v57:
==> flow/design.v <==
`timescale 1ns/1ps
module solution (
    input clk,
    input rst,
    input row_valid,
    input [281:0] row_data,
    output reg [63:0] splitters_hit,
    output reg done
);
    localparam WIDTH = 141;
    localparam HEIGHT = 142;
    localparam ROW_BITS = 282;
    reg [31:0] y;
    reg [WIDTH-1:0] active_mask;
    reg [ROW_BITS-1:0] current_row_data;
    wire [WIDTH-1:0] next_active;
    wire [15:0]      row_hit_count;  
    genvar i;
    wire [WIDTH-1:0] effective_active;
    wire [WIDTH-1:0] is_split;
    wire [WIDTH-1:0] beam_throwing_left;  
    wire [WIDTH-1:0] beam_throwing_right;  
    wire [WIDTH-1:0] beam_passing_down;    
    generate
        for (i=0; i<WIDTH; i=i+1) begin : cells
            wire [1:0] code = current_row_data[2*i+1 : 2*i];
            assign is_split[i] = (code == 2'd1);
            wire is_source = (code == 2'd2);
            assign effective_active[i] = active_mask[i] | is_source;
            assign beam_throwing_left[i]  = effective_active[i] & is_split[i];
            assign beam_throwing_right[i] = effective_active[i] & is_split[i];
            assign beam_passing_down[i]   = effective_active[i] & (~is_split[i]);
        end
    endgenerate
    generate
        for (i=0; i<WIDTH; i=i+1) begin : routing
            wire from_left;
            wire from_right;
            wire from_up;
            if (i == 0) assign from_left = 0;
            else assign from_left = beam_throwing_right[i-1];  
            if (i == WIDTH-1) assign from_right = 0;
            else assign from_right = beam_throwing_left[i+1];  
            assign from_up = beam_passing_down[i];
            assign next_active[i] = from_left | from_right | from_up;
        end
    endgenerate
    reg [15:0] pop_count;
    integer k;
    always @(*) begin
        pop_count = 0;
        for (k=0; k<WIDTH; k=k+1) begin
            if (effective_active[k] && is_split[k]) begin
                pop_count = pop_count + 1;
            end
        end
    end
    always @(posedge clk) begin
        if (rst) begin
            y <= 0;
            active_mask <= 0;
            splitters_hit <= 0;
            done <= 0;
        end else begin
            if (!done && row_valid) begin
                splitters_hit <= splitters_hit + pop_count;
                active_mask <= next_active;
                if (y == HEIGHT - 1) begin
                    done <= 1;
                end else begin
                    y <= y + 1;
                end
            end
        end
    end
    always @(*) begin
        current_row_data = row_data;
    end
endmodule
make LEC_CHECK=0 ABC_AREA=1 CAP_MARGIN=20 CORE_MARGIN=2 CORE_UTILIZATION=68 PLACE_DENSITY=0.65 SLEW_MARGIN=20 TNS_END_PERCENT=5 finish   # period 83.1 ns
run.sh (not shown) runs the stock make flow with config.mk's settings and CLKGATE_MAP_FILE=.
[flow] v57 | stages: complete | final checks: fail | reason: negative setup slack
Relative to v57, the following input files were edited for v37:
# v57
export LEC_CHECK = 0
export ABC_AREA = 1
export CAP_MARGIN = 20
export CORE_MARGIN = 2
export CORE_UTILIZATION = 68
export PLACE_DENSITY = 0.65
export SLEW_MARGIN = 20
export TNS_END_PERCENT = 5
create_clock -name core_clock -period 83.1 [get_ports {clk}]
# v37
export LEC_CHECK = 0
export ABC_AREA = 1
export CAP_MARGIN = 20
export CORE_MARGIN = 2
export CORE_UTILIZATION = 58
export SLEW_MARGIN = 20
export TNS_END_PERCENT = 5
create_clock -name core_clock -period 53.8 [get_ports {clk}]
[summary]
Finished, but not clean: v37, with negative setup slack.
Total global-route track usage in v37 is 4.8 points below v57.
v37 improves on v57 in sum of routed wire length over all layers.
Against v57, detailed placer's ending HPWL in v37 came out worse.
From v57 to v37 the numbers moved as follows: area added between synthesis and finish went up 13 points; multi-input gate area in the final layout held; hold violation total from the final report held.
In v37 relative to v57, number of standard cells in the layout, taps in and fillers out had gone up by a little under 10%.
#### Input delta (v55 over v37)
# v37
export LEC_CHECK = 0
export ABC_AREA = 1
export CAP_MARGIN = 20
export CORE_MARGIN = 2
export CORE_UTILIZATION = 58
export SLEW_MARGIN = 20
export TNS_END_PERCENT = 5
create_clock -name core_clock -period 53.8 [get_ports {clk}]
# v55
export LEC_CHECK = 0
export ABC_AREA = 1
export CAP_MARGIN = 20
export CORE_ASPECT_RATIO = 1.1
export CORE_MARGIN = 2
export CORE_UTILIZATION = 71
export CTS_CLUSTER_DIAMETER = 78
export CTS_CLUSTER_SIZE = 74
export HOLD_SLACK_MARGIN = 0.22
export MIN_ROUTING_LAYER = met2
export PLACE_DENSITY = 0.8
export SLEW_MARGIN = 20
export TNS_END_PERCENT = 70
create_clock -name core_clock -period 95.0 [get_ports {clk}]
Findings:
Summary of v55 over v37: count of port buffers added during placement ~0 delta, area of placed instances -12%, count of cells resized by post-cts repair +47, CTS H-tree depth -1. The post-CTS setup-driven buffer insertion count reported for v55 is greater than that of v37 by 31. Number of cells after detailed placement | v55 below v37. As far as number of cells in the yosys synthesis report goes, v37 and v55 are indistinguishable; the numbers are identical. Cmp v37 and v55 / horizontal extent of the die / lower: v55. v55 terminated abnormally: global routing reported GRT-0232. In v37 the implementation completed, yet the final layout does not meet the checks, the culprit being negative setup slack. In the flow results for v37 and v55, the HPWL after detailed placement is smaller on v55. Compared with v37, v55 improves die area. Number of clock buffers inserted by TritonCTS in v55 vs v37: down 10.
#### Input delta (v3 over v55)
# v55
export LEC_CHECK = 0
export ABC_AREA = 1
export CAP_MARGIN = 20
export CORE_ASPECT_RATIO = 1.1
export CORE_MARGIN = 2
export CORE_UTILIZATION = 71
export CTS_CLUSTER_DIAMETER = 78
export CTS_CLUSTER_SIZE = 74
export HOLD_SLACK_MARGIN = 0.22
export MIN_ROUTING_LAYER = met2
export PLACE_DENSITY = 0.8
export SLEW_MARGIN = 20
export TNS_END_PERCENT = 70
create_clock -name core_clock -period 95.0 [get_ports {clk}]
# v3
export LEC_CHECK = 0
export CAP_MARGIN = 0
export CORE_MARGIN = 2
export CORE_UTILIZATION = 72
export MAX_ROUTING_LAYER = met4
export SLEW_MARGIN = 20
create_clock -name core_clock -period 49.8 [get_ports {clk}]
### Flow results
FAIL v3 @ detailed placement: tool exited with error. v3 vs v55: placeable core region up slightly. Final estimated routing congestion in global placement in v3 is about 9% higher than in v55. v3: initial cell density of the core 0.60 points above v55. In v3 relative to v55, synthesized area had gone up by a few percent. Multiplexer share of the synthesized area: lower on v55. For number of instances in the synthesized netlist, dividing the value from v55 by the value from v3 gives 1.3. Compared with v55, v3 shows sequential area share after synthesis lower by 0.18 points. The post-synthesis chip area from yosys of v3 exceeds that of v55 by 0.0013 sq mm. Of v55 and v3, the run reporting the higher overall chip area was v3.
### v3 -> v24
# v3
export LEC_CHECK = 0
export CAP_MARGIN = 0
export CORE_MARGIN = 2
export CORE_UTILIZATION = 72
export MAX_ROUTING_LAYER = met4
export SLEW_MARGIN = 20
create_clock -name core_clock -period 49.8 [get_ports {clk}]
# v24
export LEC_CHECK = 0
export ABC_AREA = 0
export CAP_MARGIN = 20
export CORE_MARGIN = 2
export CORE_UTILIZATION = 58
export SETUP_SLACK_MARGIN = 5.0
export SLEW_MARGIN = 20
export TNS_END_PERCENT = 5
create_clock -name core_clock -period 53.8 [get_ports {clk}]
v24 finished all stages; however, its layout fails the closing checks, the failures being negative setup slack. v24 against v3: combined area of all synthesized cells essentially unchanged; number of cell rows now larger; die size went up about 24%; count of mapped cells out of synthesis now sits at about the same level; final estimated routing congestion in global placement lost 0.12. v3 -> v24: post-synthesis register bit count delta 0, exact match. As far as post-synthesis chip area from yosys goes, v3 and v24 are indistinguishable; the numbers are identical.
Modified inputs, v13 compared to v24
# v24
export LEC_CHECK = 0
export ABC_AREA = 0
export CAP_MARGIN = 20
export CORE_MARGIN = 2
export CORE_UTILIZATION = 58
export SETUP_SLACK_MARGIN = 5.0
export SLEW_MARGIN = 20
export TNS_END_PERCENT = 5
create_clock -name core_clock -period 53.8 [get_ports {clk}]
# v13
export LEC_CHECK = 0
export CAP_MARGIN = 20
export CORE_MARGIN = 2
export CORE_UTILIZATION = 17
export SLEW_MARGIN = 20
create_clock -name core_clock -period 96.9 [get_ports {clk}]
[summary]
v13 closes out successfully: all stages finished, all timing, DRC and antenna checks passed.
Met2 track demand over resource, v13 and v24: smaller value in v13
Of v13 and v24, it is v13 that has the lower post-route fraction of the period consumed by the critical path.
Diff v24 -> v13: met3 wire length moved down; accumulated negative setup slack moved up; area of the mapped netlist level; final instance area moved down.
Via count of the routed design (lower): v13
Relative to v24, v13 improves setup slack after layout.
